==> flow/design.v (excerpt) <==
module buck_v1_0 #(
  parameter model_data_width = 25,
  parameter model_decimal_width = 16
)(
  input aclk, 
  input resetn, 
  input clock_enable,
  input pwm, 
  input signed [model_data_width-1:0] input_voltage,
  input signed [model_data_width-1:0] period_inductor,
  input signed [model_data_width-1:0] period_capacitor,
  input signed [model_data_width-1:0] inverse_resistor,
  output reg signed [model_data_width-1:0] inductor_current,
  output signed [model_data_width-1:0] capacitor_current,
  output signed [model_data_width-1:0] output_current,
  output reg signed [model_data_width-1:0] output_voltage  
);
Settings: LEC_CHECK=0, ABC_AREA=1, CAP_MARGIN=20, CORE_ASPECT_RATIO=0.5, CORE_MARGIN=2, CORE_UTILIZATION=69, CTS_CLUSTER_DIAMETER=291, CTS_CLUSTER_SIZE=100, PLACE_DENSITY=0.35, SETUP_SLACK_MARGIN=4.45, SLEW_MARGIN=40, TNS_END_PERCENT=5; clock period 20.0 ns.
run.sh (not shown) runs the stock make flow with config.mk's settings and CLKGATE_MAP_FILE=.
==> next run, changes <==
Settings changed: ABC_AREA 1 to 0, CORE_UTILIZATION 69 to 72, CTS_CLUSTER_DIAMETER 291 to 362, HOLD_SLACK_MARGIN from default to 0.29, SETUP_SLACK_MARGIN 4.45 to 1.49, SLEW_MARGIN 40 to 20.
Clock period 20.0 ns to 14.5 ns, I/O delays scaled along.
Result: This time the run finished with negative setup slack left; worst hold slack degrades by 0.035 ns; core utilization increases by 5.5 points; wire length came out lower by 12%.
==> next run, changes <==
Settings changed: ABC_AREA 0 to default, CORE_ASPECT_RATIO 0.5 to default, CORE_UTILIZATION 72 to 40, CTS_CLUSTER_DIAMETER 362 to default, CTS_CLUSTER_SIZE 100 to default, HOLD_SLACK_MARGIN 0.29 to default, PLACE_DENSITY 0.35 to default, SETUP_SLACK_MARGIN 1.49 to default, TNS_END_PERCENT 5 to default.
Clock period 14.5 ns to 25.4 ns, I/O delays scaled along.
Outcome: With this change the flow finished with timing, DRC and antenna clean. Routed wire length drops by 6.6%. First-iteration DRC count drops by 40%. Setup slack improves by 6.5 ns. Register-to-register slack improves by 9.5 ns. Area after synthesis is unchanged. Sequential share of layout area climbs by 0.13 points. Synthesized cell count stays the same. Via count drops by 11%. Clock-buffer cell count drops by 1. Cell count climbs by 2.6%.
==> next run, changes <==
Settings changed: CORE_ASPECT_RATIO from default to 0.5, CTS_CLUSTER_SIZE from default to 11.
Clock period 25.4 ns to 28.0 ns, I/O delays scaled along.
The new run completed with no timing, DRC or antenna violations.
Wire length falls by 2.5%.
First-iteration DRC count rises by 12%.
Register-to-register slack is better by 1.9 ns.
Hold slack is better by 0.018 ns.
Global-route usage falls by 0.61 points.
Die area is about the same.
==> next run, changes <==
Settings changed: CELL_PAD_IN_SITES_GLOBAL_PLACEMENT from default to 2, CORE_ASPECT_RATIO 0.5 to default, CORE_MARGIN 2 to 10, CTS_CLUSTER_SIZE 11 to default, GPL_TIMING_DRIVEN from default to 0.
Outcome: Hold slack is better by 0.011 ns; non-clock buffer count came out higher by 216; sequential share of layout area stays flat; final area goes up by 0.44%; final cell count rises by 2.1%; via count is higher by 2.0%; setup slack got worse by 1.4 ns.

========
buck_v1_0 again, from the RTL that the note above started with.
export LEC_CHECK = 0
export ABC_AREA = 1
export CAP_MARGIN = 20
export CELL_PAD_IN_SITES_GLOBAL_PLACEMENT = 2
export CORE_MARGIN = 10
export CORE_UTILIZATION = 40
export CTS_CLUSTER_DIAMETER = 391
export GPL_TIMING_DRIVEN = 1
export MAX_ROUTING_LAYER = met4
export SLEW_MARGIN = 15
create_clock -name core_clock -period 28.0 [get_ports {aclk}]
The starting point produced a clean layout.
Next try:
Settings changed: ABC_AREA 1 to default, CELL_PAD_IN_SITES_GLOBAL_PLACEMENT 2 to default, CORE_MARGIN 10 to 2, CORE_UTILIZATION 40 to 72, CTS_CLUSTER_DIAMETER 391 to 155, GPL_TIMING_DRIVEN 1 to default, SLEW_MARGIN 15 to 20.
Clock period 28.0 ns to 18.3 ns, I/O delays scaled along.
After rerunning: This time the run reached the layout checks and failed them: setup timing. Design area is higher by 3.4%. Global-route usage rises by 15 points. Area after synthesis shrinks by 4.0%. Routed wire length went down by 25%. Non-clock buffer count rises by 513. First-iteration DRC count grows by 15%. Setup slack is worse by 5300 ps.
Next try:
Settings changed: CORE_UTILIZATION 72 to 68, CTS_CLUSTER_DIAMETER 155 to 364, CTS_CLUSTER_SIZE from default to 41, MAX_ROUTING_LAYER met4 to default.
Clock period 18.3 ns to 17.2 ns, I/O delays scaled along.
Result:
- The new run completed and failed the layout checks on setup timing
- hold slack barely changes
- sequential share of layout area is about the same
- routed wire length decreases by 1.9%
- die area is higher by about 6%
- final cell count rose by 1.1%
Next try:
Settings changed: CAP_MARGIN 20 to 10, CORE_UTILIZATION 68 to 70, HOLD_SLACK_MARGIN from default to -0.08, SETUP_SLACK_MARGIN from default to -1.34.
Clock period 17.2 ns to 13.7 ns, I/O delays scaled along.
The changed run completed and failed the layout checks on setup timing.
Flip-flop count is unchanged.
Cell count grows by 1.0%.
Register-to-register slack got worse by 3700 ps.
Via count is higher by 0.99%.
Design area stays flat.
Global-route usage rose by 1.2 points.
Worst setup slack loses 3500 ps.
First-iteration DRC count climbs by 5.1%.
Routed wire length came out lower by 1.3%.

========
buck_v1_0 again, from the RTL that the note above started with.
make LEC_CHECK=0 CAP_MARGIN=0 CELL_PAD_IN_SITES_GLOBAL_PLACEMENT=1 CORE_MARGIN=2 CORE_UTILIZATION=54 CTS_CLUSTER_DIAMETER=235 CTS_CLUSTER_SIZE=100 GPL_ROUTABILITY_DRIVEN=0 MIN_ROUTING_LAYER=met1 PLACE_DENSITY_LB_ADDON=0.16 SLEW_MARGIN=20 TNS_END_PERCENT=10 finish   # period 19.4 ns
The first run completed, yet does not pass: setup timing.
==> next run, changes <==
ABC_AREA = 1   (was default)
CELL_PAD_IN_SITES_GLOBAL_PLACEMENT = 0   (was 1)
CTS_CLUSTER_DIAMETER = 297   (was 235)
CTS_CLUSTER_SIZE = default   (was 100)
GPL_ROUTABILITY_DRIVEN = 1   (was 0)
HOLD_SLACK_MARGIN = 0.19   (was default)
SETUP_SLACK_MARGIN = 0.93   (was default)
TNS_END_PERCENT = 80   (was 10)
=> The new run produced a clean layout; critical path depth came out lower by 5; fmax grows by 9.9%; utilization is higher by 1.3 points; clock skew stays flat; non-clock buffer count climbs by 83; worst setup slack improved by 1.8 ns; routed wire length rises by 25%; via count goes up by 18%; cell count increases by about 17%.
